==> inputs of quartz <==
==> flow/design.v <==
module ws2812b(
    input logic clk, 
    input logic rst,
    input logic serial_in, 
    input logic transmit, 
    output logic ws2812b_out, 
    output logic shift
);
    localparam IDLE = 1'b0;
    localparam TRANSMITTING = 1'b1;
    localparam T0_CYCLE_COUNT = 4'd5;
    localparam T1_CYCLE_COUNT = 4'd10;
    localparam MAX_CYCLE_COUNT = 4'd15;
    logic state;
    logic [3:0] cycle_count;
    logic bit_being_sent;
    always_ff @(posedge clk) begin
        if (rst) begin
            state <= IDLE;
            cycle_count <= 4'd0;
            bit_being_sent <= 1'b0;
        end
        else begin
        unique case (state)
            IDLE:
                if (transmit == 1'b1) begin
                    state <= TRANSMITTING;
                    cycle_count <= 4'd0;
                    bit_being_sent <= serial_in;
                end
            TRANSMITTING:
                if (transmit == 1'b0) begin
                    state <= IDLE;
                end
                else if (cycle_count == MAX_CYCLE_COUNT - 1) begin
                    cycle_count <= 4'd0;
                    bit_being_sent <= serial_in;
                end
                else begin
                    cycle_count <= cycle_count + 1;
                end
        endcase
        end
    end
    always_comb begin
        if (state == TRANSMITTING)
            if (bit_being_sent == 1'b0)
                ws2812b_out = (cycle_count < T0_CYCLE_COUNT);
            else
                ws2812b_out = (cycle_count < T1_CYCLE_COUNT);
        else
            ws2812b_out = 1'b0;
    end
    assign shift = (state == TRANSMITTING) && (cycle_count == 4'd0);
endmodule
module controller (
    input logic clk, 
    input logic rst,
    output logic load_sreg, 
    output logic transmit_pixel, 
    output logic [5:0] pixel, 
    output logic [4:0] frame
);
    localparam TRANSMIT_FRAME       = 1'b0;
    localparam IDLE                 = 1'b1;
    localparam [2:0] READ_CH_VALS   = 3'b001;
    localparam [2:0] LOAD_SREG      = 3'b010;
    localparam [2:0] TRANSMIT_PIXEL = 3'b100;
    localparam [8:0] TRANSMIT_CYCLES    = 9'd360;        
    localparam [19:0] IDLE_CYCLES       = 20'd2000;      
    logic state;
    logic next_state;
    logic [2:0] transmit_phase;
    logic [2:0] next_transmit_phase;
    logic [5:0] pixel_counter;
    logic [4:0] frame_counter;
    logic [8:0] transmit_counter;
    logic [19:0] idle_counter;
    logic transmit_pixel_done;
    logic idle_done;
    assign transmit_pixel_done = (transmit_counter == TRANSMIT_CYCLES - 1);
    assign idle_done = (idle_counter == IDLE_CYCLES - 1);
    always_ff @(posedge clk) begin
        if (rst) begin
            state <= TRANSMIT_FRAME;
            transmit_phase <= READ_CH_VALS;
        end
        else begin
            state <= next_state;
            transmit_phase <= next_transmit_phase;
        end
    end
    always_comb begin
        next_state = 1'bx;
        unique case (state)
            TRANSMIT_FRAME:
                if ((pixel_counter == 6'd63) && (transmit_pixel_done))
                    next_state = IDLE;
                else
                    next_state = TRANSMIT_FRAME;
            IDLE:
                if (idle_done)
                    next_state = TRANSMIT_FRAME;
                else
                    next_state = IDLE;
        endcase
    end
    always_comb begin
        next_transmit_phase = READ_CH_VALS;
        if (state == TRANSMIT_FRAME) begin
            case (transmit_phase)
                READ_CH_VALS:
                    next_transmit_phase = LOAD_SREG;
                LOAD_SREG:
                    next_transmit_phase = TRANSMIT_PIXEL;
                TRANSMIT_PIXEL:
                    next_transmit_phase = transmit_pixel_done ? READ_CH_VALS : TRANSMIT_PIXEL;
            endcase
        end
    end
    always_ff @(posedge clk) begin
        if (rst) begin
            pixel_counter <= 6'd0;
        end
        else if ((state == TRANSMIT_FRAME) && transmit_pixel_done) begin
            pixel_counter <= pixel_counter + 1;
        end
    end
    always_ff @(posedge clk) begin
        if (rst) begin
            frame_counter <= 5'd0;
        end
        else if (idle_done) begin
            frame_counter <= frame_counter + 1;
        end
    end
    always_ff @(posedge clk) begin
        if (rst) begin
            transmit_counter <= 9'd0;
        end
        else if (transmit_phase == TRANSMIT_PIXEL) begin
            transmit_counter <= transmit_counter + 1;
        end
        else begin
            transmit_counter <= 9'd0;
        end
    end
    always_ff @(posedge clk) begin
        if (rst) begin
            idle_counter <= 20'd0;
        end
        else if (state == IDLE) begin
            idle_counter <= idle_counter + 1;
        end
        else begin
            idle_counter <= 20'd0;
        end
    end
    assign pixel = pixel_counter;
    assign frame = frame_counter;
    assign load_sreg = (transmit_phase == LOAD_SREG);
    assign transmit_pixel = (transmit_phase == TRANSMIT_PIXEL);
endmodule
module game_of_life #(
    parameter [63:0] INIT_GRID = 64'hFFFF_FFFF_FFFF_FFFF
)(
    input  logic clk,
    input  logic rst,
    input  logic tick,          
    input  logic load,          
    input  logic load_bit,
    output logic [63:0] grid_out
);
    logic [63:0] grid;
    logic [63:0] next_grid;
    logic [63:0] north, south, east, west;
    logic [63:0] ne, nw, se, sw;
    logic [3:0] neighbors [63:0];
    integer i;
    always_comb begin
        for (i = 0; i < 64; i = i + 1) begin
            north[i] = grid[(((i / 8) + 1) % 8) * 8 + (i % 8)];
            south[i] = grid[(((i / 8) + 7) % 8) * 8 + (i % 8)];
            east[i]  = grid[(i / 8) * 8 + ((i % 8) + 1) % 8];
            west[i]  = grid[(i / 8) * 8 + ((i % 8) + 7) % 8];
            ne[i]    = grid[(((i / 8) + 1) % 8) * 8 + ((i % 8) + 1) % 8];
            nw[i]    = grid[(((i / 8) + 1) % 8) * 8 + ((i % 8) + 7) % 8];
            se[i]    = grid[(((i / 8) + 7) % 8) * 8 + ((i % 8) + 1) % 8];
            sw[i]    = grid[(((i / 8) + 7) % 8) * 8 + ((i % 8) + 7) % 8];
        end
        for (i = 0; i < 64; i = i + 1) begin
            neighbors[i] = north[i] + south[i] + east[i] + west[i] +
                           ne[i] + nw[i] + se[i] + sw[i];
        end
        for (i = 0; i < 64; i = i + 1) begin
            if (grid[i])
                next_grid[i] = (neighbors[i] == 2 || neighbors[i] == 3);
            else
                next_grid[i] = (neighbors[i] == 3);
        end
    end
    always_ff @(posedge clk) begin
        if (rst)
            grid <= INIT_GRID;
        else if (load)
            grid <= {load_bit, grid[63:1]};
        else if (tick)
            grid <= next_grid;
    end
    assign grid_out = grid;
endmodule
module top (
    input  logic clk,
    input  logic rst,
    input  logic load,
    input  logic [2:0] load_rgb,
    output logic _48b
);
    logic [5:0] pixel;
    logic load_sreg, transmit_pixel, shift;
    logic ws_out;
    logic [7:0] red_data, green_data, blue_data;
    logic [23:0] shift_reg;
    logic [23:0] div_counter;
    logic tick;
    always_ff @(posedge clk) begin
        if (rst) begin
            div_counter <= 0;
            tick <= 1'b0;
        end else if (div_counter == 24'd29_999) begin  
            div_counter <= 0;
            tick <= 1'b1;
        end else begin
            div_counter <= div_counter + 1;
            tick <= 1'b0;
        end
    end
    logic [63:0] red_grid, green_grid, blue_grid;
    localparam [63:0] RED_INIT   = 64'b11100000_00000000_00000000_00000000_00000000_00000000_00000000_00000000;  
    localparam [63:0] GREEN_INIT = 64'b00000000_00011100_00000000_00000000_00000000_00000000_00000000_00000000;  
    localparam [63:0] BLUE_INIT  = 64'b00000000_00000000_00000111_00000000_00000000_00000000_00000000_00000000;  
    game_of_life #(.INIT_GRID(RED_INIT))   u_red_gol   (.clk(clk), .rst(rst), .tick(tick), .load(load), .load_bit(load_rgb[2]), .grid_out(red_grid));
    game_of_life #(.INIT_GRID(GREEN_INIT)) u_green_gol (.clk(clk), .rst(rst), .tick(tick), .load(load), .load_bit(load_rgb[1]), .grid_out(green_grid));
    game_of_life #(.INIT_GRID(BLUE_INIT))  u_blue_gol  (.clk(clk), .rst(rst), .tick(tick), .load(load), .load_bit(load_rgb[0]), .grid_out(blue_grid));
    always_comb begin
        red_data   = {8{red_grid[pixel]}};
        green_data = {8{green_grid[pixel]}};
        blue_data  = {8{blue_grid[pixel]}};
    end
    controller u_ctrl (
        .clk(clk),
        .rst(rst),
        .load_sreg(load_sreg),
        .transmit_pixel(transmit_pixel),
        .pixel(pixel),
        .frame()
    );
    ws2812b u_ws (
        .clk(clk),
        .rst(rst),
        .serial_in(shift_reg[23]),
        .transmit(transmit_pixel),
        .ws2812b_out(ws_out),
        .shift(shift)
    );
    always_ff @(posedge clk) begin
        if (load_sreg)
            shift_reg <= {green_data, red_data, blue_data};  
        else if (shift)
            shift_reg <= {shift_reg[22:0], 1'b0};
    end
    assign _48b = ws_out;
endmodule
==> flow/run.sh <==
#!/bin/bash
# the make line also repeats each setting of config.mk as NAME=value (left out here)
make -C /OpenROAD-flow-scripts/flow DESIGN_CONFIG=/design/flow/config.mk WORK_HOME=/design/flow/orfs CLKGATE_MAP_FILE= finish
==> flow/config.mk <==
export PLATFORM = sky130hd
export DESIGN_NAME = top
export DESIGN_NICKNAME = top
export VERILOG_FILES = /design/flow/design.v
export SDC_FILE = /design/flow/constraint.sdc
export NUM_CORES = 4
export LEC_CHECK = 0
export ABC_AREA = 0
export CAP_MARGIN = 20
export CORE_MARGIN = 4
export CORE_UTILIZATION = 54
export CTS_CLUSTER_DIAMETER = 20
export CTS_CLUSTER_SIZE = 50
export GPL_ROUTABILITY_DRIVEN = 0
export PLACE_DENSITY_LB_ADDON = 0.11
export SLEW_MARGIN = 20
==> flow/constraint.sdc <==
create_clock -name core_clock -period 3.92 [get_ports {clk}]
set_input_delay 0.7840 -clock core_clock [delete_from_list [all_inputs] [get_ports {clk}]]
set_output_delay 0.7840 -clock core_clock [all_outputs]
set_load 0.01 [all_outputs]
==> ember (differences from quartz) <==
Settings changed: ABC_AREA 0 to default, CORE_MARGIN 4 to 2, CORE_UTILIZATION 54 to 72, CTS_CLUSTER_DIAMETER 20 to 258, CTS_CLUSTER_SIZE 50 to default, GPL_ROUTABILITY_DRIVEN 0 to default, PLACE_DENSITY from default to 0.36, PLACE_DENSITY_LB_ADDON 0.11 to default, SETUP_SLACK_MARGIN from default to 1.07.
==> flow/constraint.sdc (replaced) <==
create_clock -name core_clock -period 3.63 [get_ports {clk}]
set_input_delay 0.7260 -clock core_clock [delete_from_list [all_inputs] [get_ports {clk}]]
set_output_delay 0.7260 -clock core_clock [all_outputs]
set_load 0.01 [all_outputs]
==> xenon (differences from quartz) <==
Settings changed: ABC_AREA 0 to default, CORE_MARGIN 4 to 2, CORE_UTILIZATION 54 to 45, CTS_CLUSTER_DIAMETER 20 to default, CTS_CLUSTER_SIZE 50 to default, GPL_ROUTABILITY_DRIVEN 0 to default, PLACE_DENSITY_LB_ADDON 0.11 to default.
==> flow/constraint.sdc (replaced) <==
create_clock -name core_clock -period 4.08 [get_ports {clk}]
set_input_delay 0.8160 -clock core_clock [delete_from_list [all_inputs] [get_ports {clk}]]
set_output_delay 0.8160 -clock core_clock [all_outputs]
set_load 0.01 [all_outputs]
==> qor summary <==
Run status: ember timing/DRC/antenna clean; xenon timing/DRC/antenna clean; quartz timing/DRC/antenna clean
Sequential fraction of total cell area: ember 0.120; xenon 0.120; quartz 0.112
Startpoint of the worst register-to-register path: ember u_green_gol.grid[3]$_SDFFE_PP0P_; xenon u_blue_gol.grid[16]$_SDFFE_PP0P_; quartz u_blue_gol.grid[41]$_SDFFE_PP1P_
Layout clock buffers: ember 62; xenon 59; quartz 271
Number of well taps: ember 846; xenon 1,368; quartz 1,134
Highest net fanout along the worst path: ember 5; xenon 6; quartz 6
Worst path arrival time: ember 3.82 ns; xenon 4.00 ns; quartz 4.20 ns
Footprint of the flip-flops and latches: ember 6680 um2; xenon 5980 um2; quartz 5980 um2
Pre-antenna DRT Iters: ember 9; xenon 6; quartz 5
GR Util met3: ember 0.0793; xenon 0.0224; quartz 0.0476
Horizontal die size: ember 257 um; xenon 324 um; quartz 300 um
Post-CTS sizing: ember 408; xenon 0; quartz 0
Routability congestion estimate from global placement: ember 0.909; xenon 0.878; quartz -
End of the worst register-to-register path: ember u_green_gol.grid[59]$_SDFFE_PP0P_; xenon u_blue_gol.grid[25]$_SDFFE_PP0P_; quartz u_blue_gol.grid[40]$_SDFFE_PP1P_
Wire length on met2: ember 67,200 um; xenon 58,700 um; quartz 57,400 um
Combinational cell fraction of total power: ember 0.109; xenon 0.085; quartz 0.045
Seq pwr: ember 3.16 mW; xenon 2.92 mW; quartz 3.06 mW
Tmin final: ember 3.36 ns; xenon 3.53 ns; quartz 3.54 ns
Launching element of the worst setup path: ember u_green_gol.grid[3]$_SDFFE_PP0P_; xenon u_blue_gol.grid[16]$_SDFFE_PP0P_; quartz u_blue_gol.grid[41]$_SDFFE_PP1P_
R2r setup slk: ember 0.27 ns; xenon 0.55 ns; quartz 0.38 ns
Detailed Place HPWL: ember 90,000 um; xenon 94,500 um; quartz 95,500 um
GRT met2 Usage: ember 0.692; xenon 0.411; quartz 0.466
Power figures rest on the tool's default switching activity, not on a simulated workload.
